Setup of v6:
## gift_shop_part1
module gift_shop_part1(
    input clk, 
    input rst,
    input [31:0] data_in,   
    input valid_in,         
    output ready,       
    output reg finished,
    output reg [63:0] result
);
Size: about 18000 cells after synthesis, roughly 100 I/O pins, ~190000 µm² of cells after synthesis.
export LEC_CHECK = 0
export CAP_MARGIN = 20
export CORE_MARGIN = 2
export CORE_UTILIZATION = 72
export CTS_CLUSTER_DIAMETER = 29
export CTS_CLUSTER_SIZE = 13
export PLACE_DENSITY_LB_ADDON = 0.08
export SETUP_SLACK_MARGIN = 1.38
export SLEW_MARGIN = 20
create_clock -name core_clock -period 8.58 [get_ports {clk}]
run.sh (not shown) runs the stock make flow with config.mk's settings and CLKGATE_MAP_FILE=.
STATUS run=v6 STAGES=ALL_DONE FINAL_CHECKS=FAILED CAUSE=setup timing
diff inputs: v6 => v7
# v6
export LEC_CHECK = 0
export CAP_MARGIN = 20
export CORE_MARGIN = 2
export CORE_UTILIZATION = 72
export CTS_CLUSTER_DIAMETER = 29
export CTS_CLUSTER_SIZE = 13
export PLACE_DENSITY_LB_ADDON = 0.08
export SETUP_SLACK_MARGIN = 1.38
export SLEW_MARGIN = 20
create_clock -name core_clock -period 8.58 [get_ports {clk}]
# v7
export LEC_CHECK = 0
export CAP_MARGIN = 20
export CORE_MARGIN = 2
export CORE_UTILIZATION = 71
export CTS_CLUSTER_SIZE = 24
export PLACE_DENSITY = 0.6
export SETUP_SLACK_MARGIN = 1.38
export SLEW_MARGIN = 20
create_clock -name core_clock -period 9.05 [get_ports {clk}]
[summary]
- Delta (v7 minus v6): minimum clock period after layout -0.14 ns, power density over cell area -about 15%, insertion delay of the later-clocked pin in the worst-skew pair -0.02 ns, final cell count -2.2%.
- Looking at v6 and v7, the half-perimeter wire length after placement is a wash.
- [compare] base=v6 new=v7: number of antenna violations at the first check in global routing fell by 3; aggregate global-route resource usage fell by 2.0 points; clock share of power -11 points; sequential share of power +3.9 points.
- v7 vs. v6: final worst-path cycle share went down by 6.8 points.
- Critical path depth | v7 below v6
- v7 finished all stages; the layout is clean.

Setup of ember:
Starting RTL as in the previous note.
Settings: LEC_CHECK=0, ABC_AREA=1, CAP_MARGIN=15, CORE_ASPECT_RATIO=1.25, CORE_MARGIN=2, CORE_UTILIZATION=40, CTS_CLUSTER_SIZE=12, GPL_ROUTABILITY_DRIVEN=0, GPL_TIMING_DRIVEN=1, MAX_ROUTING_LAYER=met4, SETUP_SLACK_MARGIN=2.18, SLEW_MARGIN=0; clock period 7.43 ns.
The flow completed for ember, but it is not clean: the layout still shows negative setup slack.
Input-level comparison between xenon and ember:
==> flow/config.mk <==
export PLATFORM = sky130hd
export DESIGN_NAME = gift_shop_part1
export DESIGN_NICKNAME = gift_shop_part1
export VERILOG_FILES = /design/flow/design.v
export SDC_FILE = /design/flow/constraint.sdc
export NUM_CORES = 4
export LEC_CHECK = 0
export CAP_MARGIN = 20
export CORE_ASPECT_RATIO = 1.25
export CORE_MARGIN = 2
export CORE_UTILIZATION = 40
export CTS_CLUSTER_SIZE = 12
export GPL_TIMING_DRIVEN = 0
export MAX_ROUTING_LAYER = met4
export SLEW_MARGIN = 20
==> results <==
- When xenon is set beside ember, its combinational power turns out to be 30% smaller.
- xenon: complete, dirty (negative setup slack)
- Inverter tally of the final layout excluding the clock network: xenon vs ember down 46%
- xenon vs ember, final HPWL from detailed placement went up by 90 mm.
- On xenon: die outline height is 1.1% lower than what ember gave.
- Final area in xenon is 2.7% lower than in ember
- Between xenon and ember, initial antenna violation count is lower for ember, xenon comes in above that.
diff inputs: xenon => quartz
==> flow/config.mk <==
export PLATFORM = sky130hd
export DESIGN_NAME = gift_shop_part1
export DESIGN_NICKNAME = gift_shop_part1
export VERILOG_FILES = /design/flow/design.v
export SDC_FILE = /design/flow/constraint.sdc
export NUM_CORES = 4
export LEC_CHECK = 0
export CAP_MARGIN = 20
export CORE_MARGIN = 2
export CORE_UTILIZATION = 34
export PLACE_DENSITY = 0.6
export SLEW_MARGIN = 20
==> flow/constraint.sdc <==
create_clock -name core_clock -period 12.1 [get_ports {clk}]
set_input_delay 2.4200 -clock core_clock [delete_from_list [all_inputs] [get_ports {clk}]]
set_output_delay 2.4200 -clock core_clock [all_outputs]
set_load 0.01 [all_outputs]
Findings:
Utilization was lower in quartz than in xenon. Cmp quartz vs xenon: arrival time at the worst endpoint higher in quartz. The internal power in quartz was lower than what xenon gave. Total net switching power: xenon and quartz compared, lower one is quartz. quartz finished end to end and its layout was clean on timing, DRC and antenna. Delta (quartz minus xenon): filler-free cell count of the finished design about even; flop share of the area rose 1.6 points; aggregate routed wire length fell 170 mm. A cell with the largest stage delay on the worst path of fa_1 is what xenon shows, while edfxtp_1 belongs to quartz.
The following lists how umber was set up differently from quartz:
diff --git a/flow/config.mk b/flow/config.mk
--- a/flow/config.mk
+++ b/flow/config.mk
@@ -8,5 +8,5 @@
 export CAP_MARGIN = 20
 export CORE_MARGIN = 2
-export CORE_UTILIZATION = 34
+export CORE_UTILIZATION = 40
 export PLACE_DENSITY = 0.6
 export SLEW_MARGIN = 20
==> flow/constraint.sdc <==
create_clock -name core_clock -period 5.34 [get_ports {clk}]
set_input_delay 1.0680 -clock core_clock [delete_from_list [all_inputs] [get_ports {clk}]]
set_output_delay 1.0680 -clock core_clock [all_outputs]
set_load 0.01 [all_outputs]
Results
umber: flow complete, layout not clean; failing: negative setup slack
Relative to quartz, share of total power in the clock network has gone down in umber.
Between quartz and umber, overall power increased.
Between quartz and umber, the flow reports reported net switching power increasing by more than 100%.
Of quartz and umber, umber shows the higher final instance area, with quartz below it.
On post-route core utilization: umber sits above quartz.
[umber] count of cells resized by post-cts repair rose 567 relative to quartz
Looking at share of cell area taken by flip-flops and latches across quartz and umber, the one that comes out lower is umber.
Met2 wire length (umber vs. quartz) increases by a few percent
Inputs modified between umber and nickel:
diff --git a/flow/config.mk b/flow/config.mk
--- a/flow/config.mk
+++ b/flow/config.mk
@@ -6,7 +6,9 @@
 export NUM_CORES = 4
 export LEC_CHECK = 0
-export CAP_MARGIN = 20
+export CAP_MARGIN = 5
 export CORE_MARGIN = 2
-export CORE_UTILIZATION = 40
+export CORE_UTILIZATION = 71
+export CTS_CLUSTER_SIZE = 24
 export PLACE_DENSITY = 0.6
+export SETUP_SLACK_MARGIN = -0.61
 export SLEW_MARGIN = 20
==> flow/constraint.sdc <==
create_clock -name core_clock -period 6.2 [get_ports {clk}]
set_input_delay 1.2400 -clock core_clock [delete_from_list [all_inputs] [get_ports {clk}]]
set_output_delay 1.2400 -clock core_clock [all_outputs]
set_load 0.01 [all_outputs]
nickel ran in full, but the layout does not pass; the checks complain about negative setup slack. Completing all stages was not enough for umber: its layout failed the final checks because of negative setup slack. Summary of the comparison: clock network power is lower in nickel, relative to umber. Compared with umber, nickel improves worst hold slack. In the reports for nickel and umber, the smaller via count of the first global-routing pass belongs to umber. The clock network area share on nickel is in line with that on umber. Setup slack in nickel is larger than in umber. On finished layout cell area, umber loses to nickel. Cmp nickel vs umber: count of clock-net buffers in the final layout lower in nickel. Of nickel and umber, the lower maximum fanout along the worst path belongs to umber. Between nickel and umber, it is nickel whose initial core utilization is higher, by 31 points.
[inputs] pepper vs nickel
==> flow/config.mk <==
export PLATFORM = sky130hd
export DESIGN_NAME = gift_shop_part1
export DESIGN_NICKNAME = gift_shop_part1
export VERILOG_FILES = /design/flow/design.v
export SDC_FILE = /design/flow/constraint.sdc
export NUM_CORES = 4
export LEC_CHECK = 0
export CAP_MARGIN = 40
export CORE_MARGIN = 2
export CORE_UTILIZATION = 72
export CTS_CLUSTER_DIAMETER = 135
export CTS_CLUSTER_SIZE = 25
export SETUP_SLACK_MARGIN = 1.17
export SLEW_MARGIN = 20
==> flow/constraint.sdc <==
create_clock -name core_clock -period 7.95 [get_ports {clk}]
set_input_delay 1.5900 -clock core_clock [delete_from_list [all_inputs] [get_ports {clk}]]
set_output_delay 1.5900 -clock core_clock [all_outputs]
set_load 0.01 [all_outputs]
Results
- None of the runs nickel and pepper ends with a clean layout.
- pepper finished all stages; layout check result: FAIL, due to negative setup slack.
- In the reports for nickel and pepper, the smaller clock-cell share of area belongs to pepper.
- Comparing nickel and pepper, the higher post-CTS clock slew at the launch and capture registers of the worst setup and hold paths is on pepper.
- Compared with nickel, in pepper arrival time of data at the critical path endpoint higher, switching power of the nets shows a reduction of 16%, worst hold-check slack now sits lower, number of placement rows now sits lower, critical path depth went up by 4.
- Compared to nickel, pepper has wire length 17 mm higher.

Setup of run 1:
gift_shop_part1 again, from the RTL that the note above started with.
==> flow/config.mk <==
export PLATFORM = sky130hd
export DESIGN_NAME = gift_shop_part1
export DESIGN_NICKNAME = gift_shop_part1
export VERILOG_FILES = /design/flow/design.v
export SDC_FILE = /design/flow/constraint.sdc
export NUM_CORES = 4
export LEC_CHECK = 0
export CAP_MARGIN = 5
export CORE_ASPECT_RATIO = 1.0
export CORE_MARGIN = 2
export CORE_UTILIZATION = 72
export CTS_CLUSTER_SIZE = 89
export PLACE_DENSITY_LB_ADDON = 0.02
export SETUP_SLACK_MARGIN = 1.74
export SLEW_MARGIN = 40
==> flow/constraint.sdc <==
create_clock -name core_clock -period 5.92 [get_ports {clk}]
set_input_delay 1.1840 -clock core_clock [delete_from_list [all_inputs] [get_ports {clk}]]
set_output_delay 1.1840 -clock core_clock [all_outputs]
set_load 0.01 [all_outputs]
Completing all stages was not enough for run 1: its layout failed the final checks because of setup timing.
Relative to run 1, the following input files were edited for run 2:
- CORE_ASPECT_RATIO changed from 1.0 to 0.67
- TNS_END_PERCENT newly set to 30
- SETUP_SLACK_MARGIN changed from 1.74 to 1.47
- CELL_PAD_IN_SITES_GLOBAL_PLACEMENT newly set to 1
- PLACE_DENSITY_LB_ADDON changed from 0.02 to 0.19
- ABC_AREA newly set to 1
- HOLD_SLACK_MARGIN newly set to -0.05
- GPL_TIMING_DRIVEN newly set to 0
- CORE_UTILIZATION changed from 72 to 18
- CTS_CLUSTER_SIZE changed from 89 to 75
- CELL_PAD_IN_SITES_DETAIL_PLACEMENT newly set to 2
- MIN_ROUTING_LAYER newly set to met2
- CAP_MARGIN changed from 5 to 10
- In run 2 the implementation ran to completion but is not tape-out ready, as the final checks report setup timing.
- Run 2 vs. run 1: area share of and/or/nand/nor cells after synthesis went down by 0.49 points.
- Run 2 against run 1; fill cell total of the finished layout is up by more than 100%.
- Compared run 1 against run 2; sequential standard cell area within noise.
- Pre-CTS worst setup slack in run 2 is 960 ps below run 1.
- Run 2 vs run 1 — synthesized cell count rose 3227.
- Instance area at placement was higher in run 2 than in run 1.
- Diff run 1 -> run 2 | area reported by Yosys stat | increase of 0.0045 mm2
What run 3 does differently from run 2 at the input level:
- clearing CELL_PAD_IN_SITES_DETAIL_PLACEMENT, which used to be 2
- clearing ABC_AREA, which used to be 1
- swapping 75 for 35 in CTS_CLUSTER_SIZE
- clearing PLACE_DENSITY_LB_ADDON, which used to be 0.19
- clearing TNS_END_PERCENT, which used to be 30
- swapping 10 for 20 in CAP_MARGIN
- clearing MIN_ROUTING_LAYER, which used to be met2
- clearing CELL_PAD_IN_SITES_GLOBAL_PLACEMENT, which used to be 1
- clearing HOLD_SLACK_MARGIN, which used to be -0.05
- clearing CORE_ASPECT_RATIO, which used to be 0.67
- swapping 18 for 57 in CORE_UTILIZATION
- putting PLACE_DENSITY at 0.6 where nothing was set
- swapping 40 for 20 in SLEW_MARGIN
- clearing GPL_TIMING_DRIVEN, which used to be 0
- clearing SETUP_SLACK_MARGIN, which used to be 1.47
- swapping 5.92 for 7.86 in the clock period (ns, I/O delays scaled along)
### Flow results
- Status run 3: flow complete, layout not clean - setup timing
- [run 3 vs run 2] highest ir drop seen on vdd: lower in run 3
- Against run 2, run 3 comes in 15% higher on average size of a mapped cell.
- Run 3 reports a lower maximum clock path buffer count than run 2 does.
- Looking at final routed wire length divided by cell count, run 3 sits 6.6 um lower than run 2 does.
- Lower sequential power share goes to run 2 over run 3.
- Side by side, slack of the critical path turned out higher in run 3 than in run 2.
- Relative to run 2, the number of gates resized after cts of run 3 is lower by 1205.
- When run 3 is set beside run 2, its pin count of the biggest net entering global routing turns out to be 63 larger.
- Run 3 vs. run 2: power lost 40 mW, number of non-clock buffers in the layout lost about 30%.
Edits applied to the flow inputs when going from run 3 to run 4:
- putting SETUP_SLACK_MARGIN at -0.58 where nothing was set
- swapping 35 for 24 in CTS_CLUSTER_SIZE
- swapping 57 for 71 in CORE_UTILIZATION
- swapping 20 for 35 in CAP_MARGIN
- swapping 7.86 for 6.07 in the clock period (ns, I/O delays scaled along)
[summary]
Run 4 had finished all stages when the layout checks came back failing, citing setup timing. The required time at the endpoint of the critical path in run 4 sits 1780 ps below the value recorded for run 3. Run 4 vs. run 3: worst hold-check slack up 10 ps; maximum ir drop on the vdd rail up 240 uV.
The inputs of run 5 differ from those of run 4 as listed below.
- CTS_CLUSTER_SIZE no longer set, was 24
- CORE_UTILIZATION now 65, was 71
- PLACE_DENSITY_LB_ADDON now 0.04, previously not set
- SETUP_SLACK_MARGIN no longer set, was -0.58
- CTS_CLUSTER_DIAMETER now 71, previously not set
- TNS_END_PERCENT now 85, previously not set
- CAP_MARGIN now 20, was 35
- PLACE_DENSITY no longer set, was 0.6
- the clock period (ns, I/O delays scaled along) now 11.9, was 6.07
## What came out
Run 5 finished end to end and its layout was clean on timing, DRC and antenna. | final area | lower: run 5 |. Lower tally of filler cells in the layout among run 4 and run 5: run 4. Layout overhead on the synthesized area, run 4 and run 5: higher on run 4. Cell depth of the worst flop-to-flop path, run 4 and run 5: lower on run 5. From run 4 to run 5 the numbers moved as follows: count of library flops with an enable pin about even; count of buffers not belonging to the clock network in the layout fell 77%; total wire length fell 3.5%; area of the core rose 8.9%; utilization fell 9.4 points. Run 5 vs. run 4: final total negative setup slack went up by 162430 ps.
Input-level comparison between run 6 and run 5:
- CORE_UTILIZATION now 66, was 65
- CTS_CLUSTER_DIAMETER now 44, was 71
- TNS_END_PERCENT no longer set, was 85
- PLACE_DENSITY_LB_ADDON no longer set, was 0.04
- CTS_CLUSTER_SIZE now 35, previously not set
- MAX_ROUTING_LAYER now met4, previously not set
- PLACE_DENSITY now 0.6, previously not set
- the clock period (ns, I/O delays scaled along) now 7.86, was 11.9
### Flow results
The layout from run 6, despite a flow that completed every stage, fails the layout checks, with the failing checks listed as setup timing.
Run 5 leaves more setup margin than run 6.
Run 6 vs run 5, die area went down by 1.5%.
Reported for run 5 and run 6, number of enable flip-flop cells turned out identical to the last digit.
Changes observed in run 6 relative to run 5: critical path depth grew by 4; total of clock buffers placed in the layout grew by about 11%.
Final instance area: run 6 > run 5
Power and IR drop assume default switching activity.
